### flow/run.sh
#!/bin/bash
# the make line also repeats each setting of config.mk as NAME=value (left out here)
make -C /OpenROAD-flow-scripts/flow DESIGN_CONFIG=/design/flow/config.mk WORK_HOME=/design/flow/orfs CLKGATE_MAP_FILE= finish
### flow/config.mk
export PLATFORM = sky130hd
export DESIGN_NAME = fixed_point_alu
export DESIGN_NICKNAME = fixed_point_alu
export VERILOG_FILES = /design/flow/design.v
export SDC_FILE = /design/flow/constraint.sdc
export NUM_CORES = 4
export LEC_CHECK = 0
export ABC_AREA = 1
export CAP_MARGIN = 20
export CORE_ASPECT_RATIO = 1.26
export CORE_MARGIN = 2
export CORE_UTILIZATION = 72
export CTS_CLUSTER_DIAMETER = 214
export CTS_CLUSTER_SIZE = 74
export HOLD_SLACK_MARGIN = 0.08
export MAX_ROUTING_LAYER = met4
export PLACE_DENSITY_LB_ADDON = 0.21
export SETUP_SLACK_MARGIN = -0.94
export SLEW_MARGIN = 20
export TNS_END_PERCENT = 95
### flow/constraint.sdc
create_clock -name core_clock -period 22.7 [get_ports {clk}]
set_input_delay 4.5400 -clock core_clock [delete_from_list [all_inputs] [get_ports {clk}]]
set_output_delay 4.5400 -clock core_clock [all_outputs]
set_load 0.01 [all_outputs]
### flow/design.v
module fixed_point_alu (
    input clk,
    input rst,
    input [1:0] op,           
    input signed [15:0] a,    
    input signed [15:0] b,    
    output reg signed [23:0] out,   
    output reg overflow       
);
    localparam Q8_MAX_POS = 16'sh7FFF;    
    localparam Q8_MAX_NEG = 16'sh8000;    
    localparam Q16_MAX_POS = 24'sh7FFFFF;  
    localparam Q16_MAX_NEG = 24'sh800000;  
    reg signed [31:0] mul_result;   
    reg signed [23:0] add_sub_result;
    always @(posedge clk or posedge rst) begin
        if (rst) begin
            out <= 0;
            overflow <= 0;
        end else begin
            case (op)
                2'b00: begin
                    add_sub_result = a + b;
                    if ((a > 0 && b > 0 && add_sub_result < 0) || 
                        (a < 0 && b < 0 && add_sub_result > 0)) begin
                        overflow <= 1;
                        out <= (a[15] == 1) ? Q16_MAX_NEG : Q16_MAX_POS;
                    end else begin
                        overflow <= 0;
                        out <= { {8{add_sub_result[15]}}, add_sub_result };  
                    end
                end
                2'b01: begin
                    add_sub_result = a - b;
                    if ((a > 0 && b < 0 && add_sub_result < 0) || 
                        (a < 0 && b > 0 && add_sub_result > 0)) begin
                        overflow <= 1;
                        out <= (a[15] == 1) ? Q16_MAX_NEG : Q16_MAX_POS;
                    end else begin
                        overflow <= 0;
                        out <= { {8{add_sub_result[15]}}, add_sub_result };  
                    end
                end
               2'b10: begin
    mul_result = a * b;   
    if ($signed(mul_result[31:8]) > $signed(Q16_MAX_POS)) begin
        overflow <= 1;
        out <= Q16_MAX_POS;
    end else if ($signed(mul_result[31:8]) < $signed(Q16_MAX_NEG)) begin
        overflow <= 1;
        out <= Q16_MAX_NEG;
    end else begin
        overflow <= 0;
        out <= mul_result[31:8];   
    end
end
                2'b11: begin
                    if (b == 0) begin   
                        overflow <= 1;
                        out <= (a[15] == 1) ? Q16_MAX_NEG : Q16_MAX_POS;
                    end else begin
                        out <= (a << 8) / b;
                        overflow <= 0;
                    end
                end
                default: begin
                    out <= 0;
                    overflow <= 0;
                end
            endcase
        end
    end
endmodule
==> reports/metrics.csv, run 1 <==
metric,value,unit
Netlist cell types,84,
top cells by count,"nand2_1, inv_1, ha_1",
count of flip-flops with a built-in enable after synthesis,0,
yosys cell count,4407,
post-synthesis area per instance,6.67,µm²
"top cells, area","fa_1, ha_1, nand2_1",
GP Congestion,1.14,
largest area contributor in the netlist,fa_1,
number of I/O pins,61,
post-synth top area share,0.180,
placed cells,5937,
dpl ws,-33.58,ns
flops out of synthesis,25,
die height,231,µm
Yosys Chip Area,0.0294,mm²
status,stopped before the end,
total core area,0.0405,mm²
yosys aoi share,0.134,
die area,0.0425,mm²
Placed Area,0.0387,mm²
Last stage,4_1_cts,
Top logic family,adder cells,
Mapped Cells,4407,
Post-synth ARST share,1.00,
Detail Placement HPWL,109000,µm
Error,"[ERROR DPL-0038] Utilization greater than 100%, impossible to legalize",
Yosys warning count,1,
"Simple Share, Synth",0.281,
"mux frac, synth",0.00170,
Synth Area in Adders,0.353,
yosys xor share,0.0673,
post-synthesis sequential area ratio,0.0213,
Syn Std Cell Area,0.0294,mm²
Pre-Place Util,0.726,
Port Buffers,60,
Yosys top cell by instances,nand2_1,
"Top FF cell, synth",dfrtp_1,
Chip Width,184,µm
row count,83,
metrics by stage:
stage               TNS [ns]  hold WS [ns]
floorplan            -617.19          4.57
global placement     -650.26          4.95
detailed placement   -796.05          4.97
==> run 2, diff against run 1 <==
Settings changed: SLEW_MARGIN 20 to 0.
Clock period 22.7 ns to 20.4 ns, I/O delays scaled along.
==> run 2 against run 1 <==
  * The run again fails in 4_1_cts
  * Die area is the same
  * Synthesized area is the same
  * Synthesized cell count is the same
==> reports/metrics.csv, run 2 <==
metric,value,unit
Synth Area in Adders,0.353,
Yosys Chip Area,0.0294,mm²
yosys cell count,4407,
Post-synth ARST share,1.00,
count of flip-flops with a built-in enable after synthesis,0,
"top cells, area","fa_1, ha_1, nand2_1",
Chip Width,184,µm
Detail Placement HPWL,113000,µm
Mapped Cells,4407,
Error,"[ERROR DPL-0038] Utilization greater than 100%, impossible to legalize",
top cells by count,"nand2_1, inv_1, ha_1",
die height,231,µm
post-synthesis area per instance,6.67,µm²
Pre-Place Util,0.726,
flops out of synthesis,25,
Last stage,4_1_cts,
number of I/O pins,61,
Yosys warning count,1,
Syn Std Cell Area,0.0294,mm²
Placed Area,0.0387,mm²
Yosys top cell by instances,nand2_1,
post-synthesis sequential area ratio,0.0213,
yosys xor share,0.0673,
total core area,0.0405,mm²
row count,83,
Top logic family,adder cells,
Port Buffers,60,
"Top FF cell, synth",dfrtp_1,
"mux frac, synth",0.00170,
Netlist cell types,84,
die area,0.0425,mm²
yosys aoi share,0.134,
placed cells,5935,
status,stopped before the end,
GP Congestion,1.13,
largest area contributor in the netlist,fa_1,
post-synth top area share,0.180,
"Simple Share, Synth",0.281,
## run 2: metrics by stage
step                setup slack [ns]
floorplan                     -28.19
global placement              -29.38
detailed placement            -36.23
==> run 3, diff against run 2 <==
Settings changed: ABC_AREA 1 to unset, CORE_MARGIN 2 to 9, CORE_UTILIZATION 72 to 53, CTS_CLUSTER_DIAMETER 214 to 241, CTS_CLUSTER_SIZE 74 to 89, HOLD_SLACK_MARGIN 0.08 to 0.17, MAX_ROUTING_LAYER met4 to met5, PLACE_DENSITY set to 0.63, PLACE_DENSITY_LB_ADDON 0.21 to unset, SETUP_SLACK_MARGIN -0.94 to -2.0, SLEW_MARGIN 0 to 20, TNS_END_PERCENT 95 to 5.
Clock period 20.4 ns to 57.9 ns, I/O delays scaled along.
==> run 3 against run 2 <==
  * The layout now fails its checks (setup timing)
  * Die area grew 55%
  * Synthesized area increased by 2.7%
  * Synthesized cell count shrank 8.5%
==> reports/metrics.csv, run 3 <==
metric,value,unit
vias per inst,6.10,
setup TNS,-0.0171,ns
met3 Resource Use GR,0.0463,
die area,0.0660,mm²
CTS Hold Bufs,0,
Top logic family,adder cells,
CTS H-tree lvls,1,
FILL cells,5058,
drt total wl,121000,µm
post-synthesis sequential area ratio,0.0207,
Yosys warning count,1,
Worst setup endpoint,out[17],
CTS Root Cell,clkbuf_16,
"mux frac, synth",0.0224,
Final Hold Vio Count,0,
largest area contributor in the netlist,fa_1,
design area,0.0380,mm²
CP Class,in2reg,
Max Cap Viol,0,
Final Cycle Share,1.00,
"Top FF cell, synth",dfrtp_1,
Port Buffers,60,
total core area,0.0559,mm²
met1 GRT Util,0.418,
row count,97,
buffers and inverters on the worst path,30,
Detail Placement HPWL,98900,µm
antenna-violating nets left,0,
Yosys top cell by instances,nand2_1,
clock-pin slew on the worst setup and hold paths,0.09,ns
count of flip-flops with a built-in enable after synthesis,0,
vias in the first global route,33500,
crit path DAT,58.05,ns
final hold slack,11.71,ns
HP Class,in2async,
# nets final,5479,
Crit Path Max Fanout,17,
most frequent CP cell,ha_1,
Levels on crit path,218,
CTS tree,done,
GRT Max-Usage Layer,met2,
actual slew at the worst max-slew pin,1.12,ns
FF+latch area,626,µm²
dpl ws,-2.07,ns
peak per-stage delay on the critical path,0.60,ns
Max Freq,17.3,MHz
DRC Markers,0,
minimum clock period,57.91,ns
CP endpoint kind,flip-flop,
"top cells, area","fa_1, ha_1, xnor2_1",
status,failed layout checks,
met2 usage,0.608,
Critical Path RT,58.04,ns
DRT iter0 DRCs,2750,
Pre-Place Util,0.540,
crit-path leading delay family,AND-OR/OR-AND gates,
yosys cell count,4031,
yosys aoi share,0.254,
top cells by count,"nand2_1, ha_1, inv_1",
Violated Checks,setup timing,
# setup viols final,2,
number of I/O pins,61,
worst setup margin,-0.0107,ns
post-synth top area share,0.175,
drt wl/cell,21.9,µm
Clock Path Buffers,2,
initial antenna violation count,3,
Synth Area in Adders,0.344,
Netlist cell types,107,
die height,286,µm
Worst Setup SP,a[1],
Yosys Chip Area,0.0302,mm²
Sink Count,25,
startpoint types,input port,
"Simple Share, Synth",0.208,
Slew HR,0.247,
Slew Limit Fails,0,
CP max-delay cell,or4_1,
Area growth syn-to-layout,25.9,%
Tool Warnings,45,
Mapped Cells,4031,
CTS Buf Count,3,
Chip Width,231,µm
Placed Area,0.0374,mm²
flops out of synthesis,25,
first-pass GRT wire length,187000,µm
grt ovf,0,
GP Congestion,1.03,
GRT Util Overall,0.355,
largest net degree at the start of global routing,41,
yosys xor share,0.0811,
DR pass1 iterations,5,
Syn Std Cell Area,0.0302,mm²
Post-synth ARST share,1.00,
post-synthesis area per instance,7.49,µm²
Gate Area,0.0283,mm²
detailed-route via count,33700,
[run 3: final cells by class]
class | instances | area share
multi-input combinational | 3491 | 0.744
timing repair buffer | 856 | 0.174
inverter | 395 | 0.0390
tap | 742 | 0.0244
sequential | 25 | 0.0165
clock buffer | 4 | 0.00207
antenna | 2 | 0.000132
[run 3: timing repair]
| item | CTS | global route |
|---|---|---|
| gates resized | 0 | 119 |
| buffers inserted | 0 | 10 |
| setup endpoints to repair | 0 | 24 |
[run 3: routing by layer]
| metal | up-vias | routed length [µm] |
|---|---|---|
| met5 | - | 24 |
| met4 | 4 | 8720 |
| met3 | 427 | 8640 |
| met2 | 1439 | 56900 |
| met1 | 16100 | 46400 |
| li1 | 15700 | - |
[run 3: through the flow]
step	instances	util
final	5515	0.680
after detailed placement	5500	0.668
after CTS	5504	0.669
after global placement	5500	0.668
after global routing	5513	0.679
after floorplan	4066	-
==> run 4, diff against run 3 <==
Settings changed: ABC_AREA set to 1, CELL_PAD_IN_SITES_GLOBAL_PLACEMENT set to 2, CORE_ASPECT_RATIO 1.26 to unset, CORE_MARGIN 9 to 5, CORE_UTILIZATION 53 to 40, CTS_CLUSTER_DIAMETER 241 to 258, CTS_CLUSTER_SIZE 89 to 70, GPL_ROUTABILITY_DRIVEN set to 0, HOLD_SLACK_MARGIN 0.17 to unset, MAX_ROUTING_LAYER met5 to unset, MIN_ROUTING_LAYER set to met2, PLACE_DENSITY 0.63 to unset, SETUP_SLACK_MARGIN -2.0 to 5.0, TNS_END_PERCENT 5 to 45.
Clock period 57.9 ns to 66.4 ns, I/O delays scaled along.
==> run 4 against run 3 <==
  * The run now finishes clean
  * Utilization is 18 points lower
  * Synthesized cell count is 9.3% higher
  * Design area is 3.4% lower
  * Global-route usage is 5.8 points higher
  * Die area is 20% higher
  * Wire length is 5.5% lower
  * Non-clock buffer count is 385 lower
  * Cell count is 4.6% higher
  * Highest routed layer unchanged
==> reports/metrics.csv, run 4 <==
metric,value,unit
status,finished clean,
Port Buffers,60,
post-synth top area share,0.180,
Crit Path Max Fanout,17,
Post-synth ARST share,1.00,
CTS Hold Bufs,0,
CTS Buf Count,3,
Final Cycle Share,0.921,
GRT Util Overall,0.414,
startpoint types,input port,
vias in the first global route,43800,
post-synthesis area per instance,6.67,µm²
crit-path leading delay family,AND-OR/OR-AND gates,
most frequent CP cell,nand2_2,
first-pass GRT wire length,169000,µm
Critical Path RT,66.50,ns
flops out of synthesis,25,
buffers and inverters on the worst path,75,
Detail Placement HPWL,85500,µm
grt ovf,0,
actual slew at the worst max-slew pin,1.17,ns
# setup viols final,0,
DRT iter0 DRCs,6970,
Max Cap Viol,0,
Slew HR,0.222,
CP max-delay cell,o21ai_0,
FILL cells,7606,
"Simple Share, Synth",0.281,
yosys aoi share,0.134,
"mux frac, synth",0.00170,
Synth Area in Adders,0.353,
clock-pin slew on the worst setup and hold paths,0.09,ns
DR pass1 iterations,12,
CP Class,in2reg,
Yosys Chip Area,0.0294,mm²
Worst Setup SP,b[15],
Top logic family,adder cells,
antenna-violating nets left,0,
Pre-Place Util,0.403,
Worst setup endpoint,out[12],
drt total wl,114000,µm
count of flip-flops with a built-in enable after synthesis,0,
post-synthesis sequential area ratio,0.0213,
minimum clock period,61.16,ns
HP Class,in2async,
CTS tree,done,
largest area contributor in the netlist,fa_1,
peak per-stage delay on the critical path,0.50,ns
DRC Markers,0,
yosys cell count,4407,
Post-Layout Cell Count,5768,
# nets final,5503,
CTS Root Cell,clkbuf_16,
top cells by count,"nand2_1, inv_1, ha_1",
crit path DAT,61.26,ns
initial antenna violation count,1,
Syn Std Cell Area,0.0294,mm²
die height,281,µm
total core area,0.0730,mm²
vias per inst,7.28,
row count,99,
Levels on crit path,392,
die area,0.0790,mm²
CP endpoint kind,flip-flop,
Chip Width,281,µm
"top cells, area","fa_1, ha_1, nand2_1",
"Top FF cell, synth",dfrtp_1,
number of I/O pins,61,
Netlist cell types,84,
Mapped Cells,4407,
Yosys top cell by instances,nand2_1,
setup TNS,0,ns
drt wl/cell,19.8,µm
detailed-route via count,42000,
RSZ-0062 raised after global routing,yes,
Max Freq,16.4,MHz
Clock Path Buffers,2,
final hold slack,13.54,ns
Final Hold Vio Count,0,
CTS H-tree lvls,1,
placed cells,5481,
Sink Count,25,
Tool Warnings,48,
Slew Limit Fails,0,
largest net degree at the start of global routing,31,
Area growth syn-to-layout,24.9,%
Yosys warning count,1,
yosys xor share,0.0673,
[run 4: repair_timing]
item	4_1_cts	5_1_grt
cloned	7	4
pin swaps	99	333
gates resized	230	494
setup buffers	119	137
setup endpoints to repair	24	24
[run 4: metrics by stage]
step / worst slack, ns / util / cell area [µm²]
after floorplan: 5.48 / - / 29500
after global routing: 2.24 / 0.503 / 36700
final: 5.24 / 0.503 / 36700
after detailed placement: -0.857 / 0.433 / 31600
after CTS: 5.00 / 0.461 / 33600
after global placement: -0.191 / 0.433 / 31600
[run 4: layout make-up]
| type | count | area, µm² | area share |
|---|---|---|---|
| clock buffer | 3 | 75.1 | 0.00204 |
| inverter | 867 | 3330 | 0.0906 |
| timing repair inverter | 3 | 25.0 | 0.000681 |
| tap | 959 | 1200 | 0.0327 |
| clock inverter | 1 | 5.00 | 0.000136 |
| multi-input combinational | 3425 | 27500 | 0.749 |
| antenna | 14 | 35.0 | 0.000954 |
| timing repair buffer | 471 | 3940 | 0.107 |
| sequential | 25 | 626 | 0.0170 |
[run 4: routing by layer]
layer  vias to the layer above  wire length (µm)  track usage
li1                      14600                 -            -
met1                     15100                 0            -
met2                     11000             55400        0.493
met3                      1191             46700        0.581
met4                        51             10500       0.0407
met5                         -              1500        0.223
==> run 5, diff against run 4 <==
Settings changed: ABC_AREA 1 to 0, CELL_PAD_IN_SITES_GLOBAL_PLACEMENT 2 to unset, CORE_ASPECT_RATIO set to 0.5, CORE_MARGIN 5 to 2, CORE_UTILIZATION 40 to 71, CTS_CLUSTER_DIAMETER 258 to unset, CTS_CLUSTER_SIZE 70 to 100, GPL_ROUTABILITY_DRIVEN 0 to unset, MIN_ROUTING_LAYER met2 to unset, PLACE_DENSITY set to 0.37, SETUP_SLACK_MARGIN 5.0 to unset, TNS_END_PERCENT 45 to 5.
Clock period 66.4 ns to 34.6 ns, I/O delays scaled along.
==> run 5 against run 4 <==
  * The run now fails in 3_5_place_dp
  * Synthesized area rose by 2.7%
  * Synthesized cell count is 8.5% lower
  * Die area fell by 44%
==> reports/metrics.csv, run 5 <==
metric,value,unit
post-synthesis area per instance,7.49,µm²
top cells by count,"nand2_1, ha_1, inv_1",
Yosys warning count,1,
Yosys Chip Area,0.0302,mm²
"Simple Share, Synth",0.208,
Last stage,3_5_place_dp,
die height,150,µm
"Top FF cell, synth",dfrtp_1,
Top logic family,adder cells,
yosys aoi share,0.254,
GP Congestion,1.19,
die area,0.0443,mm²
largest area contributor in the netlist,fa_1,
row count,53,
Yosys top cell by instances,nand2_1,
post-synthesis sequential area ratio,0.0207,
yosys cell count,4031,
flops out of synthesis,25,
Pre-Place Util,0.720,
Error,"Error: detail_place.tcl, 38 bad optional access",
count of flip-flops with a built-in enable after synthesis,0,
Syn Std Cell Area,0.0302,mm²
yosys xor share,0.0811,
Port Buffers,60,
status,stopped before the end,
Post-synth ARST share,1.00,
number of I/O pins,61,
total core area,0.0420,mm²
Netlist cell types,107,
Mapped Cells,4031,
Chip Width,296,µm
Synth Area in Adders,0.344,
post-synth top area share,0.175,
"top cells, area","fa_1, ha_1, xnor2_1",
"mux frac, synth",0.0224,
run 5: through the flow:
step	setup WS, ns	TNS (ns)	instance area (µm²)
3_3_place_gp	-15.44	-364.30	41800
2_1_floorplan	-13.84	-328.77	31900
==> run 6, diff against run 5 <==
Settings changed: ABC_AREA 0 to 1, CORE_ASPECT_RATIO 0.5 to 1.26, CORE_UTILIZATION 71 to 65, CTS_CLUSTER_DIAMETER set to 214, CTS_CLUSTER_SIZE 100 to 21, MAX_ROUTING_LAYER set to met5, PLACE_DENSITY 0.37 to 0.57, SETUP_SLACK_MARGIN set to 5.0, TNS_END_PERCENT 5 to 95.
Clock period 34.6 ns to 30.5 ns, I/O delays scaled along.
==> run 6 against run 5 <==
  * Die area up 6.0%
  * Synthesized area down 2.6%
  * The flow stops in 4_1_cts
  * Synthesized cell count grew 9.3%
==> reports/metrics.csv, run 6 <==
metric,value,unit
die height,243,µm
Placed Area,0.0390,mm²
Pre-Place Util,0.657,
Post-synth ARST share,1.00,
Yosys top cell by instances,nand2_1,
"mux frac, synth",0.00170,
"Simple Share, Synth",0.281,
post-synth top area share,0.180,
status,stopped before the end,
GP Congestion,1.03,
Yosys warning count,1,
total core area,0.0447,mm²
Detail Placement HPWL,89500,µm
top cells by count,"nand2_1, inv_1, ha_1",
"top cells, area","fa_1, ha_1, nand2_1",
count of flip-flops with a built-in enable after synthesis,0,
yosys xor share,0.0673,
Synth Area in Adders,0.353,
yosys aoi share,0.134,
flops out of synthesis,25,
row count,87,
Top logic family,adder cells,
Yosys Chip Area,0.0294,mm²
"Top FF cell, synth",dfrtp_1,
post-synthesis area per instance,6.67,µm²
Port Buffers,60,
Syn Std Cell Area,0.0294,mm²
post-synthesis sequential area ratio,0.0213,
Netlist cell types,84,
Last stage,4_1_cts,
Error,[ERROR DPL-0033] detailed placement checks failed during check placement.,
number of I/O pins,61,
Chip Width,193,µm
largest area contributor in the netlist,fa_1,
yosys cell count,4407,
die area,0.0470,mm²
Mapped Cells,4407,
dpl ws,-23.42,ns
## run 6: stage by stage
step                      hold slack, ns  std cells   util  setup TNS, ns
after floorplan                     6.13       4442      -        -467.43
after global placement              6.63       6023  0.871        -491.67
after detailed placement            6.62       6023  0.871        -547.02
==> run 7, diff against run 6 <==
Settings changed: ABC_AREA 1 to unset, CORE_ASPECT_RATIO 1.26 to unset, CORE_UTILIZATION 65 to 66, CTS_CLUSTER_DIAMETER 214 to 41, CTS_CLUSTER_SIZE 21 to unset, MAX_ROUTING_LAYER met5 to unset, PLACE_DENSITY 0.57 to unset, SETUP_SLACK_MARGIN 5.0 to -1.31, TNS_END_PERCENT 95 to unset.
Clock period 30.5 ns to 52.4 ns, I/O delays scaled along.
==> run 7 against run 6 <==
  * Synthesized cell count decreased by 8.5%
  * Die area rose by 1.1%
  * Synthesized area is 2.7% higher
  * The flow stops in 5_1_grt
==> reports/metrics.csv, run 7 <==
metric,value,unit
status,stopped before the end,
Last stage,5_1_grt,
Error,"[ERROR DPL-0038] Utilization greater than 100%, impossible to legalize",
CTS H-tree lvls,1,
Netlist cell types,107,
row count,78,
Yosys top cell by instances,nand2_1,
yosys cell count,4031,
yosys aoi share,0.254,
die height,218,µm
"mux frac, synth",0.0224,
post-synthesis area per instance,7.49,µm²
post-synth top area share,0.175,
flops out of synthesis,25,
placed cells,5767,
CTS Hold Bufs,0,
post-synthesis sequential area ratio,0.0207,
die area,0.0475,mm²
Sink Count,25,
Clock Path Buffers,2,
"Top FF cell, synth",dfrtp_1,
yosys xor share,0.0811,
Top logic family,adder cells,
number of I/O pins,61,
Post-synth ARST share,1.00,
CTS Root Cell,clkbuf_16,
Yosys Chip Area,0.0302,mm²
Placed Area,0.0406,mm²
Detail Placement HPWL,111000,µm
Chip Width,218,µm
"Simple Share, Synth",0.208,
top cells by count,"nand2_1, ha_1, inv_1",
largest area contributor in the netlist,fa_1,
GP Congestion,1.12,
CTS Buf Count,3,
Yosys warning count,1,
Pre-Place Util,0.667,
Syn Std Cell Area,0.0302,mm²
count of flip-flops with a built-in enable after synthesis,0,
total core area,0.0453,mm²
"top cells, area","fa_1, ha_1, xnor2_1",
Mapped Cells,4031,
Port Buffers,60,
Synth Area in Adders,0.344,
[run 7: repair_timing]
action | 4_1_cts
cloned | 1
setup buffers | 83
endpoints found under the setup margin | 24
resized | 207
pin swaps | 121
[run 7: through the flow]
stage	setup WS [ns]	hold WS (ns)	setup TNS, ns
floorplan	-1.29	10.51	-28.48
global placement	-2.26	11.20	-49.23
detailed placement	-4.73	11.22	-108.39
CTS	-1.64	10.92	-36.05
==> run 8, diff against run 7 <==
Settings changed: CORE_UTILIZATION 66 to 52, CTS_CLUSTER_DIAMETER 41 to unset, SETUP_SLACK_MARGIN -1.31 to unset.
Clock period 52.4 ns to 53.3 ns, I/O delays scaled along.
==> run 8 against run 7 <==
  * Now fails the layout checks on capacitance limit, slew limit, setup timing
  * Synthesized area stayed put
  * Synthesized cell count did not move
  * Die area rose by 26%
==> reports/metrics.csv, run 8 <==
metric,value,unit
post-synthesis area per instance,7.49,µm²
Tool Warnings,47,
Pre-Place Util,0.525,
Detail Placement HPWL,109000,µm
vias per inst,6.35,
peak per-stage delay on the critical path,0.46,ns
most frequent CP cell,buf_4,
Mapped Cells,4031,
worst setup margin,-1.94,ns
Max Freq,18.1,MHz
buffers and inverters on the worst path,33,
Worst Setup SP,a[0],
vias in the first global route,38600,
antenna-violating nets left,0,
Clock Path Buffers,2,
dpl ws,-3.83,ns
crit-path leading delay family,AND-OR/OR-AND gates,
CP Class,in2reg,
minimum clock period,55.24,ns
Crit Path Max Fanout,7,
CTS tree,done,
status,failed layout checks,
GRT Util Overall,0.454,
placed cells,5953,
Levels on crit path,224,
CTS Buf Count,3,
clock-pin slew on the worst setup and hold paths,0.08,ns
flops out of synthesis,25,
yosys aoi share,0.254,
"Top FF cell, synth",dfrtp_1,
Port Buffers,60,
Final Hold Vio Count,0,
die area,0.0600,mm²
Synth Area in Adders,0.344,
Top logic family,adder cells,
Critical Path RT,53.44,ns
Final Cycle Share,1.04,
DRC Markers,0,
DRT iter0 DRCs,4582,
post-synthesis sequential area ratio,0.0207,
Area growth syn-to-layout,54.8,%
Violated Checks,"capacitance limit, slew limit, setup timing",
yosys cell count,4031,
post-synth top area share,0.175,
drt total wl,150000,µm
yosys xor share,0.0811,
Syn Std Cell Area,0.0302,mm²
number of I/O pins,61,
Post-Layout Cell Count,6232,
"Simple Share, Synth",0.208,
setup TNS,-39.97,ns
CTS H-tree lvls,1,
row count,88,
RSZ-0062 raised after global routing,yes,
actual slew at the worst max-slew pin,1.59,ns
HP Class,in2async,
largest net degree at the start of global routing,33,
GP Congestion,1.05,
final hold slack,10.80,ns
total core area,0.0576,mm²
largest area contributor in the netlist,fa_1,
CP endpoint kind,flip-flop,
FILL cells,3686,
detailed-route via count,39600,
Sink Count,25,
initial antenna violation count,5,
# nets final,6169,
CP max-delay cell,a221oi_4,
startpoint types,input port,
design area,0.0468,mm²
CTS Hold Bufs,0,
Yosys warning count,1,
Placed Area,0.0411,mm²
Yosys top cell by instances,nand2_1,
"top cells, area","fa_1, ha_1, xnor2_1",
top cells by count,"nand2_1, ha_1, inv_1",
grt ovf,0,
crit path DAT,55.38,ns
first-pass GRT wire length,213000,µm
CTS Root Cell,clkbuf_16,
Max Cap Viol,1,
Yosys Chip Area,0.0302,mm²
# setup viols final,24,
DR pass1 iterations,7,
die height,245,µm
drt wl/cell,24.1,µm
Netlist cell types,107,
Worst setup endpoint,out[16],
count of flip-flops with a built-in enable after synthesis,0,
Slew Limit Fails,5,
Chip Width,245,µm
Slew HR,-0.0670,
"mux frac, synth",0.0224,
Post-synth ARST share,1.00,
[run 8: area by class of cell]
| type | instances | area, µm² | area share |
|---|---|---|---|
| tap | 765 | 957 | 0.0205 |
| multi-input combinational | 3494 | 31500 | 0.674 |
| clock inverter | 1 | 7.51 | 0.000161 |
| sequential | 25 | 626 | 0.0134 |
| inverter | 395 | 1490 | 0.0318 |
| clock buffer | 3 | 75.1 | 0.00161 |
| timing repair buffer | 1543 | 12100 | 0.258 |
| antenna | 6 | 15.0 | 0.000321 |
[run 8: what timing repair did]
action                                  4_1_cts  5_1_grt
resized                                     314      404
pin swaps                                   186      339
endpoints found under the setup margin       24       24
cloned                                        2        3
buffers inserted                            145      122
[run 8: layer usage]
layer,vias up,part of all wire,global-route usage
met5,-,0.00039,0.00735
met4,2,0.078,0.258
met3,900,0.13,0.0874
met2,2862,0.42,0.687
met1,18700,0.37,0.605
li1,17100,-,-
[run 8: through the flow]
step	util
after floorplan	-
after global placement	0.713
after detailed placement	0.713
after CTS	0.760
after global routing	0.812
final	0.812
==> run 9, diff against run 8 <==
Settings changed: ABC_AREA set to 1, CORE_ASPECT_RATIO set to 1.26, CORE_UTILIZATION 52 to 63, CTS_CLUSTER_SIZE set to 90, MAX_ROUTING_LAYER set to met5, PLACE_DENSITY set to 0.57, SETUP_SLACK_MARGIN set to 5.0, TNS_END_PERCENT set to 95.
Clock period 53.3 ns to 57.9 ns, I/O delays scaled along.
==> run 9 against run 8 <==
  * The layout still fails its checks (capacitance limit, slew limit, setup timing)
  * Synthesized area fell by 2.6%
  * Design area fell by 17%
  * Count of clock-buffer cells in the layout rose by 1
  * Via count fell by 7.9%
  * Sequential share of layout area rose by 0.27 points
==> reports/metrics.csv, run 9 <==
metric,value,unit
status,failed layout checks,
Violated Checks,"capacitance limit, slew limit, setup timing",
CTS Hold Bufs,0,
Crit Path Max Fanout,11,
Post-synth ARST share,1.00,
DR pass1 iterations,9,
Netlist cell types,84,
crit path DAT,62.95,ns
GRT Util Overall,0.434,
Detail Placement HPWL,76700,µm
Mapped Cells,4407,
Final Hold Vio Count,0,
actual slew at the worst max-slew pin,1.85,ns
# nets final,5846,
count of flip-flops with a built-in enable after synthesis,0,
yosys aoi share,0.134,
Area growth syn-to-layout,32.6,%
RSZ-0062 raised after global routing,yes,
vias in the first global route,32900,
largest area contributor in the netlist,fa_1,
Syn Std Cell Area,0.0294,mm²
post-synthesis area per instance,6.67,µm²
"mux frac, synth",0.00170,
Slew HR,-0.243,
number of I/O pins,61,
CP max-delay cell,nor3_4,
Chip Width,196,µm
Port Buffers,60,
die height,247,µm
crit-path leading delay family,simple AND/OR/NAND/NOR gates,
drt wl/cell,22.5,µm
minimum clock period,62.82,ns
setup TNS,-101.98,ns
worst setup margin,-4.92,ns
first-pass GRT wire length,167000,µm
Pre-Place Util,0.641,
Worst Setup SP,b[2],
buffers and inverters on the worst path,98,
Yosys Chip Area,0.0294,mm²
Max Cap Viol,1,
"top cells, area","fa_1, ha_1, nand2_1",
CTS Root Cell,clkbuf_16,
# setup viols final,24,
largest net degree at the start of global routing,32,
flops out of synthesis,25,
Tool Warnings,50,
peak per-stage delay on the critical path,0.49,ns
CP endpoint kind,flip-flop,
Critical Path RT,58.04,ns
CTS Buf Count,3,
yosys cell count,4407,
most frequent CP cell,nand2_2,
initial antenna violation count,12,
GP Congestion,1.02,
CTS H-tree lvls,1,
drt total wl,129000,µm
Yosys warning count,1,
Synth Area in Adders,0.353,
Sink Count,25,
FILL cells,2627,
FF+latch area,626,µm²
Clock Path Buffers,2,
Top logic family,adder cells,
design area,0.0390,mm²
DRC Markers,0,
Final Cycle Share,1.08,
top cells by count,"nand2_1, inv_1, ha_1",
Slew Limit Fails,2,
CP Class,in2reg,
"Simple Share, Synth",0.281,
die area,0.0484,mm²
post-synthesis sequential area ratio,0.0213,
grt ovf,0,
yosys xor share,0.0673,
Yosys top cell by instances,nand2_1,
Gate Area,0.0277,mm²
total core area,0.0459,mm²
DRT iter0 DRCs,4064,
antenna-violating nets left,0,
Placed Area,0.0332,mm²
vias per inst,6.36,
post-synth top area share,0.180,
Levels on crit path,412,
CTS tree,done,
clock-pin slew on the worst setup and hold paths,0.09,ns
HP Class,in2async,
row count,88,
startpoint types,input port,
Max Freq,15.9,MHz
detailed-route via count,36500,
Worst setup endpoint,out[8],
"Top FF cell, synth",dfrtp_1,
run 9: final cells by class:
type / instances / share of cell area
flip-flops and latches: 25 / 0.0160
well taps: 585 / 0.0188
diodes: 8 / 0.000513
inverters: 867 / 0.0854
multi-input cells: 3422 / 0.711
repair buffers: 820 / 0.166
clock buffers: 4 / 0.00202
run 9: what timing repair did:
action,4_1_cts,5_1_grt
cloned,4,0
resized,261,369
buffers inserted,332,118
pin swaps,210,293
endpoints found under the setup margin,24,24
run 9: layer usage:
layer | wire length [µm] | global-route usage | vias to the layer above | part of all wire
met4 | 14700 | 0.273 | 12 | 0.11
li1 | - | - | 15400 | -
met3 | 15900 | 0.0700 | 1454 | 0.12
met2 | 56600 | 0.771 | 3042 | 0.44
met5 | 201 | 0 | - | 0.0016
met1 | 41700 | 0.484 | 16600 | 0.32
run 9: through the flow:
step / worst slack (ns) / util / hold slack (ns) / std cells
finish: -4.92 / 0.850 / 11.91 / 5731
detailed placement: -1.07 / 0.724 / 12.15 / 5265
CTS: 1.54 / 0.799 / 11.83 / 5605
floorplan: 1.81 / - / 11.61 / 4442
global route: -6.69 / 0.849 / 11.89 / 5725
global placement: -0.155 / 0.724 / 12.15 / 5265
==> run 10, diff against run 9 <==
Settings changed: CORE_ASPECT_RATIO 1.26 to unset, CORE_UTILIZATION 63 to 71, CTS_CLUSTER_DIAMETER set to 400, CTS_CLUSTER_SIZE 90 to 100, MAX_ROUTING_LAYER met5 to unset, PLACE_DENSITY 0.57 to 0.37, SETUP_SLACK_MARGIN 5.0 to unset, TNS_END_PERCENT 95 to 10.
Clock period 57.9 ns to 29.9 ns, I/O delays scaled along.
==> run 10 against run 9 <==
  * Synthesized cell count is the same
  * Die area shrank 11%
  * Synthesized area is the same
  * The run now fails in 5_1_grt
==> reports/metrics.csv, run 10 <==
metric,value,unit
"Simple Share, Synth",0.281,
Chip Width,208,µm
row count,74,
Synth Area in Adders,0.353,
die area,0.0431,mm²
CTS H-tree lvls,1,
Detail Placement HPWL,106000,µm
number of I/O pins,61,
Pre-Place Util,0.720,
die height,208,µm
CTS Buf Count,3,
yosys xor share,0.0673,
post-synth top area share,0.180,
largest area contributor in the netlist,fa_1,
yosys aoi share,0.134,
Clock Path Buffers,2,
CTS Root Cell,clkbuf_16,
grt ovf,1282,
Sink Count,25,
Yosys Chip Area,0.0294,mm²
Yosys top cell by instances,nand2_1,
count of flip-flops with a built-in enable after synthesis,0,
CTS Hold Bufs,0,
"mux frac, synth",0.00170,
Yosys warning count,1,
Netlist cell types,84,
status,stopped before the end,
Syn Std Cell Area,0.0294,mm²
"Top FF cell, synth",dfrtp_1,
Top logic family,adder cells,
GP Congestion,1.06,
Port Buffers,60,
total core area,0.0408,mm²
flops out of synthesis,25,
Post-synth ARST share,1.00,
"top cells, area","fa_1, ha_1, nand2_1",
post-synthesis sequential area ratio,0.0213,
Last stage,5_1_grt,
Error,[ERROR GRT-0116] Global routing finished with congestion. Check the congestion regions in the DRC Viewer.,
top cells by count,"nand2_1, inv_1, ha_1",
yosys cell count,4407,
post-synthesis area per instance,6.67,µm²
GRT Util Overall,0.949,
Mapped Cells,4407,
==> run 10: metal layers <==
layer	GRT overflow	track usage
met2	826	1.08
met1	68	0.907
met5	13	0.670
met3	50	0.857
met4	325	0.999
==> run 10: through the flow <==
| stage | std cells | setup WS [ns] | area, µm² | TNS [ns] |
|---|---|---|---|---|
| after CTS | 6018 | -26.99 | 39200 | -633.09 |
| after detailed placement | 5992 | -27.49 | 38700 | -646.68 |
| after global placement | 5992 | -21.16 | 38700 | -496.27 |
| after floorplan | 4442 | -20.93 | 30200 | -487.18 |
==> run 10: repair_timing <==
action | in CTS
resized | 82
setup endpoints to repair | 24
setup buffers | 22
pin swaps | 44
endpoints found under the hold margin | 0
==> run 11, diff against run 10 <==
Settings changed: CORE_ASPECT_RATIO set to 0.93, CORE_UTILIZATION 71 to 66, CTS_CLUSTER_DIAMETER 400 to 139, CTS_CLUSTER_SIZE 100 to 95, PLACE_DENSITY 0.37 to unset, TNS_END_PERCENT 10 to 15.
Clock period 29.9 ns to 36.3 ns, I/O delays scaled along.
==> run 11 against run 10 <==
  * The run again fails in 5_1_grt
  * Synthesized area is the same
  * Synthesized cell count stayed put
  * Die area up 7.4%
==> reports/metrics.csv, run 11 <==
metric,value,unit
Yosys warning count,1,
Detail Placement HPWL,90600,µm
Synth Area in Adders,0.353,
Mapped Cells,4407,
yosys cell count,4407,
Top logic family,adder cells,
Post-synth ARST share,1.00,
Netlist cell types,84,
grt ovf,101,
die height,208,µm
total core area,0.0440,mm²
"Top FF cell, synth",dfrtp_1,
row count,74,
yosys aoi share,0.134,
top cells by count,"nand2_1, inv_1, ha_1",
status,stopped before the end,
count of flip-flops with a built-in enable after synthesis,0,
post-synthesis area per instance,6.67,µm²
GP Congestion,1.04,
"Simple Share, Synth",0.281,
Yosys top cell by instances,nand2_1,
number of I/O pins,61,
die area,0.0463,mm²
Last stage,5_1_grt,
CTS Root Cell,clkbuf_16,
CTS Hold Bufs,0,
"top cells, area","fa_1, ha_1, nand2_1",
CTS Buf Count,3,
Yosys Chip Area,0.0294,mm²
Chip Width,223,µm
Clock Path Buffers,2,
Pre-Place Util,0.669,
CTS H-tree lvls,1,
Port Buffers,60,
GRT Util Overall,0.792,
Error,[ERROR GRT-0116] Global routing finished with congestion. Check the congestion regions in the DRC Viewer.,
flops out of synthesis,25,
largest area contributor in the netlist,fa_1,
yosys xor share,0.0673,
post-synthesis sequential area ratio,0.0213,
dpl ws,-19.95,ns
post-synth top area share,0.180,
Sink Count,25,
Syn Std Cell Area,0.0294,mm²
"mux frac, synth",0.00170,
==> run 11: metrics by stage <==
stage	area (µm²)	std cells
floorplan	30300	4442
global placement	38700	6018
detailed placement	38700	6018
CTS	41500	6277
==> run 11: repair_timing <==
item                                    4_1_cts
endpoints found under the hold margin         0
endpoints found under the setup margin       24
setup buffers                               253
gates cloned                                  2
pin swaps                                   185
gates resized                               178
==> run 11: layer usage <==
metal  overflow  track usage
met1          2        0.779
met4         40        0.810
met5          0        0.328
met3          1        0.646
met2         58        0.959
==> run 12, diff against run 11 <==
Settings changed: ABC_AREA 1 to unset, CAP_MARGIN 20 to 30, CELL_PAD_IN_SITES_GLOBAL_PLACEMENT set to 2, CORE_ASPECT_RATIO 0.93 to 1.49, CORE_UTILIZATION 66 to 70, CTS_CLUSTER_DIAMETER 139 to 109, CTS_CLUSTER_SIZE 95 to unset, GPL_ROUTABILITY_DRIVEN set to 1, PLACE_DENSITY_LB_ADDON set to 0.27, SETUP_SLACK_MARGIN set to -2.0, TNS_END_PERCENT 15 to unset.
Clock period 36.3 ns to 60.2 ns, I/O delays scaled along.
==> run 12 against run 11 <==
  * The run fails in 3_1_place_gp_skip_io
  * Synthesized cell count decreased by 8.5%
  * Die area decreased by 3.0%
  * Synthesized area increased by 2.7%
==> reports/metrics.csv, run 12 <==
metric,value,unit
Yosys Chip Area,0.0302,mm²
die height,258,µm
Pre-Place Util,0.711,
Yosys top cell by instances,nand2_1,
Synth Area in Adders,0.344,
"Simple Share, Synth",0.208,
count of flip-flops with a built-in enable after synthesis,0,
post-synthesis sequential area ratio,0.0207,
Top logic family,adder cells,
yosys xor share,0.0811,
flops out of synthesis,25,
Error,[ERROR FLW-0024] Place density exceeds 1.0 (current PLACE_DENSITY_LB_ADDON =  0.27). Please check if the value of  PLACE_DENSITY_LB_ADDON is between 0 and 0.99.,
Mapped Cells,4031,
Chip Width,174,µm
row count,92,
total core area,0.0425,mm²
"Top FF cell, synth",dfrtp_1,
"top cells, area","fa_1, ha_1, xnor2_1",
status,stopped before the end,
largest area contributor in the netlist,fa_1,
Last stage,3_1_place_gp_skip_io,
post-synth top area share,0.175,
yosys cell count,4031,
Post-synth ARST share,1.00,
Yosys warning count,1,
post-synthesis area per instance,7.49,µm²
top cells by count,"nand2_1, ha_1, inv_1",
yosys aoi share,0.254,
Netlist cell types,107,
die area,0.0449,mm²
"mux frac, synth",0.0224,
Syn Std Cell Area,0.0302,mm²
==> run 13, diff against run 12 <==
Settings changed: ABC_AREA set to 1, CAP_MARGIN 30 to 20, CELL_PAD_IN_SITES_GLOBAL_PLACEMENT 2 to unset, CORE_ASPECT_RATIO 1.49 to 1.26, CORE_UTILIZATION 70 to 68, CTS_CLUSTER_DIAMETER 109 to 237, CTS_CLUSTER_SIZE set to 21, GPL_ROUTABILITY_DRIVEN 1 to unset, MAX_ROUTING_LAYER set to met5, PLACE_DENSITY set to 0.62, PLACE_DENSITY_LB_ADDON 0.27 to unset, TNS_END_PERCENT set to 95.
Clock period 60.2 ns to 53.6 ns, I/O delays scaled along.
==> run 13 against run 12 <==
  * The run fails in 4_1_cts
  * Synthesized cell count rose by 9.3%
  * Synthesized area decreased by 2.6%
  * Die area up 0.18%
==> reports/metrics.csv, run 13 <==
metric,value,unit
"Simple Share, Synth",0.281,
status,stopped before the end,
post-synthesis sequential area ratio,0.0213,
number of I/O pins,61,
Netlist cell types,84,
post-synth top area share,0.180,
row count,85,
yosys xor share,0.0673,
Syn Std Cell Area,0.0294,mm²
GP Congestion,1.07,
Error,[ERROR DPL-0033] detailed placement checks failed during check placement.,
Top logic family,adder cells,
die area,0.0449,mm²
flops out of synthesis,25,
Port Buffers,60,
total core area,0.0428,mm²
Mapped Cells,4407,
Placed Area,0.0386,mm²
top cells by count,"nand2_1, inv_1, ha_1",
yosys aoi share,0.134,
Pre-Place Util,0.688,
Yosys top cell by instances,nand2_1,
Detail Placement HPWL,95200,µm
Last stage,4_1_cts,
Synth Area in Adders,0.353,
"top cells, area","fa_1, ha_1, nand2_1",
Yosys Chip Area,0.0294,mm²
yosys cell count,4407,
Yosys warning count,1,
count of flip-flops with a built-in enable after synthesis,0,
"mux frac, synth",0.00170,
die height,237,µm
largest area contributor in the netlist,fa_1,
"Top FF cell, synth",dfrtp_1,
Post-synth ARST share,1.00,
post-synthesis area per instance,6.67,µm²
Chip Width,189,µm
run 13: through the flow:
step / utilization / TNS, ns / instances / setup WS [ns]
floorplan: - / -34.43 / 4442 / -2.05
global placement: 0.903 / -59.26 / 6022 / -2.90
detailed placement: 0.903 / -155.07 / 6022 / -6.87
==> run 14, diff against run 13 <==
Settings changed: ABC_AREA 1 to unset, CORE_ASPECT_RATIO 1.26 to unset, CORE_UTILIZATION 68 to 64, CTS_CLUSTER_DIAMETER 237 to unset, CTS_CLUSTER_SIZE 21 to unset, MAX_ROUTING_LAYER met5 to unset, PLACE_DENSITY 0.62 to 0.37, SETUP_SLACK_MARGIN -2.0 to unset, TNS_END_PERCENT 95 to unset.
Clock period 53.6 ns to 41.7 ns, I/O delays scaled along.
==> run 14 against run 13 <==
  * The flow again stops in 4_1_cts
  * Die area grew 8.9%
  * Synthesized cell count shrank 8.5%
  * Synthesized area grew 2.7%
==> reports/metrics.csv, run 14 <==
metric,value,unit
Yosys warning count,1,
Port Buffers,60,
post-synth top area share,0.175,
Post-synth ARST share,1.00,
yosys aoi share,0.254,
largest area contributor in the netlist,fa_1,
"Top FF cell, synth",dfrtp_1,
Yosys top cell by instances,nand2_1,
"Simple Share, Synth",0.208,
die height,221,µm
status,stopped before the end,
Chip Width,221,µm
number of I/O pins,61,
Mapped Cells,4031,
row count,79,
GP Congestion,1.10,
Last stage,4_1_cts,
yosys cell count,4031,
post-synthesis area per instance,7.49,µm²
Error,[ERROR DPL-0033] detailed placement checks failed during check placement.,
count of flip-flops with a built-in enable after synthesis,0,
placed cells,5814,
"top cells, area","fa_1, ha_1, xnor2_1",
flops out of synthesis,25,
Yosys Chip Area,0.0302,mm²
post-synthesis sequential area ratio,0.0207,
"mux frac, synth",0.0224,
top cells by count,"nand2_1, ha_1, inv_1",
yosys xor share,0.0811,
Top logic family,adder cells,
Netlist cell types,107,
Placed Area,0.0417,mm²
Pre-Place Util,0.649,
die area,0.0489,mm²
total core area,0.0466,mm²
Syn Std Cell Area,0.0302,mm²
Detail Placement HPWL,111000,µm
Synth Area in Adders,0.344,
==> run 14: stage by stage <==
| stage | setup WS, ns | hold WS (ns) |
|---|---|---|
| detailed placement | -12.33 | 9.00 |
| global placement | -10.14 | 8.97 |
| floorplan | -8.16 | 8.37 |
==> run 15, diff against run 14 <==
Settings changed: ABC_AREA set to 1, CELL_PAD_IN_SITES_DETAIL_PLACEMENT set to 1, CELL_PAD_IN_SITES_GLOBAL_PLACEMENT set to 0, CORE_ASPECT_RATIO set to 1.04, CORE_UTILIZATION 64 to 44, CTS_CLUSTER_SIZE set to 13, GPL_ROUTABILITY_DRIVEN set to 1, GPL_TIMING_DRIVEN set to 0, PLACE_DENSITY 0.37 to 0.78, SLEW_MARGIN 20 to 5, TNS_END_PERCENT set to 75.
Clock period 41.7 ns to 45.2 ns, I/O delays scaled along.
==> run 15 against run 14 <==
  * The flow stops in 5_1_grt
  * Die area up 41%
  * Synthesized cell count is 9.3% higher
  * Synthesized area fell by 2.6%
==> reports/metrics.csv, run 15 <==
metric,value,unit
Synth Area in Adders,0.353,
"top cells, area","fa_1, ha_1, nand2_1",
GP Congestion,0.988,
Detail Placement HPWL,113000,µm
total core area,0.0661,mm²
CTS H-tree lvls,1,
Post-synth ARST share,1.00,
count of flip-flops with a built-in enable after synthesis,0,
"mux frac, synth",0.00170,
die height,268,µm
largest area contributor in the netlist,fa_1,
post-synthesis sequential area ratio,0.0213,
Chip Width,258,µm
Clock Path Buffers,2,
flops out of synthesis,25,
Error,[ERROR GRT-0116] Global routing finished with congestion. Check the congestion regions in the DRC Viewer.,
Top logic family,adder cells,
Sink Count,25,
post-synthesis area per instance,6.67,µm²
die area,0.0689,mm²
post-synth top area share,0.180,
Last stage,5_1_grt,
number of I/O pins,61,
Yosys Chip Area,0.0294,mm²
status,stopped before the end,
Yosys warning count,1,
CTS Buf Count,3,
Port Buffers,60,
CTS Root Cell,clkbuf_16,
yosys aoi share,0.134,
Netlist cell types,84,
yosys xor share,0.0673,
yosys cell count,4407,
Yosys top cell by instances,nand2_1,
Pre-Place Util,0.445,
top cells by count,"nand2_1, inv_1, ha_1",
"Simple Share, Synth",0.281,
"Top FF cell, synth",dfrtp_1,
Mapped Cells,4407,
GRT Util Overall,0.875,
row count,96,
Syn Std Cell Area,0.0294,mm²
grt ovf,1234,
-- run 15: stage by stage --
| stage | hold WS [ns] | cells | instance area, µm² | setup slack [ns] |
|---|---|---|---|---|
| floorplan | 9.07 | 4442 | 30500 | -8.36 |
| global placement | 9.83 | 5384 | 32200 | -16.74 |
| detailed placement | 9.57 | 5386 | 32200 | -22.33 |
| CTS | 9.24 | 5866 | 38200 | -12.54 |
-- run 15: what timing repair did --
item,in CTS
resized,619
setup buffers,469
pin swaps,294
gates cloned,8
setup endpoints to repair,24
hold buffers,0
endpoints found under the hold margin,0
-- run 15: routing by layer --
layer | GRT overflow | global-route usage
met3 | 79 | 0.799
met2 | 702 | 1.00
met5 | 8 | 0.632
met1 | 86 | 0.831
met4 | 359 | 0.897
==> run 16, diff against run 15 <==
Settings changed: CELL_PAD_IN_SITES_DETAIL_PLACEMENT 1 to unset, CELL_PAD_IN_SITES_GLOBAL_PLACEMENT 0 to unset, CORE_ASPECT_RATIO 1.04 to unset, CORE_UTILIZATION 44 to 68, CTS_CLUSTER_DIAMETER set to 213, CTS_CLUSTER_SIZE 13 to 98, GPL_ROUTABILITY_DRIVEN 1 to unset, GPL_TIMING_DRIVEN 0 to unset, PLACE_DENSITY 0.78 to unset, SLEW_MARGIN 5 to 20, TNS_END_PERCENT 75 to 15.
Clock period 45.2 ns to 45.3 ns, I/O delays scaled along.
==> run 16 against run 15 <==
  * The flow again stops in 5_1_grt
  * Synthesized area unchanged
  * Synthesized cell count is the same
  * Die area shrank 35%
==> reports/metrics.csv, run 16 <==
metric,value,unit
Last stage,5_1_grt,
CTS Root Cell,clkbuf_16,
"mux frac, synth",0.00170,
Port Buffers,60,
flops out of synthesis,25,
GRT Util Overall,0.923,
die area,0.0449,mm²
largest area contributor in the netlist,fa_1,
Post-synth ARST share,1.00,
Syn Std Cell Area,0.0294,mm²
Yosys Chip Area,0.0294,mm²
count of flip-flops with a built-in enable after synthesis,0,
total core area,0.0429,mm²
Sink Count,25,
Mapped Cells,4407,
Synth Area in Adders,0.353,
CTS H-tree lvls,1,
GP Congestion,1.07,
Error,[ERROR GRT-0116] Global routing finished with congestion. Check the congestion regions in the DRC Viewer.,
Chip Width,212,µm
post-synth top area share,0.180,
top cells by count,"nand2_1, inv_1, ha_1",
CTS Buf Count,3,
Pre-Place Util,0.686,
Yosys warning count,1,
Netlist cell types,84,
grt ovf,1335,
Detail Placement HPWL,93300,µm
"Simple Share, Synth",0.281,
Clock Path Buffers,2,
placed cells,6025,
post-synthesis area per instance,6.67,µm²
yosys xor share,0.0673,
"Top FF cell, synth",dfrtp_1,
number of I/O pins,61,
yosys aoi share,0.134,
Top logic family,adder cells,
"top cells, area","fa_1, ha_1, nand2_1",
status,stopped before the end,
row count,76,
post-synthesis sequential area ratio,0.0213,
CTS Hold Bufs,0,
die height,212,µm
Yosys top cell by instances,nand2_1,
yosys cell count,4407,
==> run 16: repair_timing <==
item / 4_1_cts
gates resized: 179
setup buffers: 243
setup endpoints to repair: 24
pin swaps: 185
cloned: 2
==> run 16: per-stage QoR <==
step	worst slack, ns	area [µm²]	setup TNS (ns)	hold WS (ns)
floorplan	-8.54	30300	-189.80	9.09
global placement	-9.58	38700	-217.58	9.46
detailed placement	-12.59	38700	-290.02	9.54
CTS	-9.76	41400	-220.73	9.24
==> run 16: routing by layer <==
| layer | overflow | global-route usage |
|---|---|---|
| met4 | 322 | 0.975 |
| met2 | 902 | 1.09 |
| met5 | 6 | 0.541 |
| met3 | 52 | 0.796 |
| met1 | 53 | 0.882 |
==> run 17, diff against run 16 <==
Settings changed: ABC_AREA 1 to unset, CAP_MARGIN 20 to 10, CELL_PAD_IN_SITES_GLOBAL_PLACEMENT set to 2, CORE_ASPECT_RATIO set to 0.69, CORE_UTILIZATION 68 to 54, CTS_CLUSTER_DIAMETER 213 to unset, CTS_CLUSTER_SIZE 98 to unset, GPL_ROUTABILITY_DRIVEN set to 0, GPL_TIMING_DRIVEN set to 1, MAX_ROUTING_LAYER set to met5, PLACE_DENSITY set to 0.63, SETUP_SLACK_MARGIN set to 5.0, TNS_END_PERCENT 15 to unset.
Clock period 45.3 ns to 41.8 ns, I/O delays scaled along.
==> run 17 against run 16 <==
  * The flow stops in 3_1_place_gp_skip_io
  * Synthesized cell count is 8.5% lower
  * Die area increased by 29%
  * Synthesized area increased by 2.7%
==> reports/metrics.csv, run 17 <==
metric,value,unit
count of flip-flops with a built-in enable after synthesis,0,
"Simple Share, Synth",0.208,
yosys aoi share,0.254,
Error,[ERROR GPL-0301] Utilization 105.048 % exceeds 100%.,
Chip Width,289,µm
flops out of synthesis,25,
Yosys Chip Area,0.0302,mm²
die area,0.0579,mm²
"Top FF cell, synth",dfrtp_1,
"top cells, area","fa_1, ha_1, xnor2_1",
top cells by count,"nand2_1, ha_1, inv_1",
yosys cell count,4031,
status,stopped before the end,
Netlist cell types,107,
row count,71,
total core area,0.0549,mm²
largest area contributor in the netlist,fa_1,
Yosys warning count,1,
Pre-Place Util,0.550,
die height,200,µm
post-synth top area share,0.175,
Yosys top cell by instances,nand2_1,
Top logic family,adder cells,
"mux frac, synth",0.0224,
yosys xor share,0.0811,
Last stage,3_1_place_gp_skip_io,
post-synthesis area per instance,7.49,µm²
Synth Area in Adders,0.344,
Syn Std Cell Area,0.0302,mm²
Post-synth ARST share,1.00,
post-synthesis sequential area ratio,0.0207,
Mapped Cells,4031,
==> run 18, diff against run 17 <==
Settings changed: CAP_MARGIN 10 to 5, CELL_PAD_IN_SITES_GLOBAL_PLACEMENT 2 to unset, CORE_ASPECT_RATIO 0.69 to unset, CORE_UTILIZATION 54 to 65, CTS_CLUSTER_DIAMETER set to 44, GPL_ROUTABILITY_DRIVEN 0 to unset, GPL_TIMING_DRIVEN 1 to unset, MAX_ROUTING_LAYER met5 to met4, PLACE_DENSITY 0.63 to unset, SETUP_SLACK_MARGIN 5.0 to -1.31, TNS_END_PERCENT set to 35.
Clock period 41.8 ns to 54.5 ns, I/O delays scaled along.
==> run 18 against run 17 <==
  * The layout now fails its checks (setup timing)
  * Die area shrank 17%
  * Synthesized area is the same
  * Synthesized cell count is the same
==> reports/metrics.csv, run 18 <==
metric,value,unit
number of I/O pins,61,
Critical Path RT,54.71,ns
Worst Setup SP,b[0],
die height,220,µm
Area growth syn-to-layout,36.1,%
vias in the first global route,38000,
RSZ-0062 raised after global routing,yes,
CTS tree,done,
Post-synth ARST share,1.00,
post-synth top area share,0.175,
most frequent CP cell,buf_4,
Violated Checks,setup timing,
post-synthesis area per instance,7.49,µm²
Port Buffers,60,
CTS H-tree lvls,1,
actual slew at the worst max-slew pin,1.32,ns
CTS Hold Bufs,0,
minimum clock period,58.33,ns
Yosys Chip Area,0.0302,mm²
buffers and inverters on the worst path,30,
Worst setup endpoint,out[6],
Clock Path Buffers,2,
grt ovf,0,
CTS Root Cell,clkbuf_16,
largest net degree at the start of global routing,34,
Yosys warning count,1,
status,failed layout checks,
# setup viols final,24,
HP Class,in2async,
top cells by count,"nand2_1, ha_1, inv_1",
first-pass GRT wire length,200000,µm
Syn Std Cell Area,0.0302,mm²
yosys cell count,4031,
peak per-stage delay on the critical path,0.69,ns
initial antenna violation count,10,
CP endpoint kind,flip-flop,
Tool Warnings,48,
Synth Area in Adders,0.344,
GRT Util Overall,0.546,
Slew Limit Fails,0,
DR pass1 iterations,14,
DRT iter0 DRCs,6979,
crit path DAT,58.53,ns
total core area,0.0456,mm²
drt total wl,146000,µm
drt wl/cell,25.8,µm
largest area contributor in the netlist,fa_1,
post-synthesis sequential area ratio,0.0207,
# nets final,5745,
yosys xor share,0.0811,
die area,0.0482,mm²
GP Congestion,1.12,
DRC Markers,0,
Slew HR,0.109,
Yosys top cell by instances,nand2_1,
Max Cap Viol,0,
clock-pin slew on the worst setup and hold paths,0.08,ns
yosys aoi share,0.254,
placed cells,5562,
detailed-route via count,40200,
worst setup margin,-3.83,ns
startpoint types,input port,
CTS Buf Count,3,
Netlist cell types,107,
CP max-delay cell,clkdlybuf4s50_1,
Final Hold Vio Count,0,
Detail Placement HPWL,103000,µm
Pre-Place Util,0.663,
Sink Count,25,
"mux frac, synth",0.0224,
Max Freq,17.1,MHz
flops out of synthesis,25,
Chip Width,220,µm
Final Cycle Share,1.07,
vias per inst,7.11,
crit-path leading delay family,AND-OR/OR-AND gates,
"Simple Share, Synth",0.208,
Levels on crit path,220,
antenna-violating nets left,0,
Top logic family,adder cells,
count of flip-flops with a built-in enable after synthesis,0,
Mapped Cells,4031,
Post-Layout Cell Count,5649,
"Top FF cell, synth",dfrtp_1,
CP Class,in2reg,
final hold slack,11.21,ns
"top cells, area","fa_1, ha_1, xnor2_1",
row count,78,
Crit Path Max Fanout,10,
run 18: cell type report:
class / count / area, µm²
timing repair buffer: 1120 / 8660
multi-input combinational: 3492 / 29500
sequential: 25 / 626
clock buffer: 3 / 75.1
antenna: 12 / 30.0
fill: 2109 / 4460
tap: 600 / 751
clock inverter: 1 / 7.51
timing repair inverter: 1 / 5.00
inverter: 395 / 1490
run 18: metal layers:
layer,vias to the layer above,part of all wire,track usage
met5,-,0,-
met4,0,0.11,0.378
li1,16300,-,-
met3,1756,0.17,0.168
met1,18200,0.33,0.644
met2,4006,0.39,0.794
run 18: stage by stage:
stage,setup WS (ns),util,cell area (µm²),setup TNS (ns)
2_1_floorplan,-1.29,-,30600,-27.97
3_3_place_gp,-0.963,0.853,38900,-17.72
3_5_place_dp,-2.86,0.853,38900,-63.46
4_1_cts,-1.30,0.861,39300,-27.06
5_1_grt,-5.06,0.902,41100,-118.16
6_report,-3.83,0.902,41100,-87.49
run 18: what timing repair did:
item / in CTS / in global routing
resized: 46 / 320
endpoints found under the setup margin: 24 / 24
setup buffers: 13 / 60
cloned: 1 / 2
pin swaps: 19 / 135
==> run 19, diff against run 18 <==
Settings changed: ABC_AREA set to 1, CAP_MARGIN 5 to 20, CORE_ASPECT_RATIO set to 1.26, CORE_UTILIZATION 65 to 72, CTS_CLUSTER_DIAMETER 44 to 214, CTS_CLUSTER_SIZE set to 74, HOLD_SLACK_MARGIN set to 0.08, PLACE_DENSITY_LB_ADDON set to 0.21, SETUP_SLACK_MARGIN -1.31 to -0.94, SLEW_MARGIN 20 to 30, TNS_END_PERCENT 35 to 95.
Clock period 54.5 ns to 21.5 ns, I/O delays scaled along.
==> run 19 against run 18 <==
  * The flow now stops in 4_1_cts
  * Synthesized cell count up 9.3%
  * Die area down 12%
  * Synthesized area down 2.6%
==> reports/metrics.csv, run 19 <==
metric,value,unit
Yosys Chip Area,0.0294,mm²
status,stopped before the end,
Detail Placement HPWL,112000,µm
Netlist cell types,84,
"mux frac, synth",0.00170,
Synth Area in Adders,0.353,
"Top FF cell, synth",dfrtp_1,
Error,"[ERROR DPL-0038] Utilization greater than 100%, impossible to legalize",
Post-synth ARST share,1.00,
top cells by count,"nand2_1, inv_1, ha_1",
Port Buffers,60,
"Simple Share, Synth",0.281,
Chip Width,184,µm
yosys cell count,4407,
row count,83,
post-synthesis sequential area ratio,0.0213,
yosys xor share,0.0673,
count of flip-flops with a built-in enable after synthesis,0,
die area,0.0425,mm²
Mapped Cells,4407,
"top cells, area","fa_1, ha_1, nand2_1",
die height,231,µm
Last stage,4_1_cts,
Yosys top cell by instances,nand2_1,
Top logic family,adder cells,
flops out of synthesis,25,
number of I/O pins,61,
Syn Std Cell Area,0.0294,mm²
yosys aoi share,0.134,
post-synth top area share,0.180,
Pre-Place Util,0.726,
GP Congestion,1.14,
largest area contributor in the netlist,fa_1,
total core area,0.0405,mm²
Yosys warning count,1,
post-synthesis area per instance,6.67,µm²
## run 19: stage by stage
stage	setup WS, ns	area (µm²)	instances	setup TNS [ns]
2_1_floorplan	-27.31	30500	4442	-640.23
3_3_place_gp	-28.52	38700	5937	-674.10
3_5_place_dp	-35.11	38700	5937	-831.04
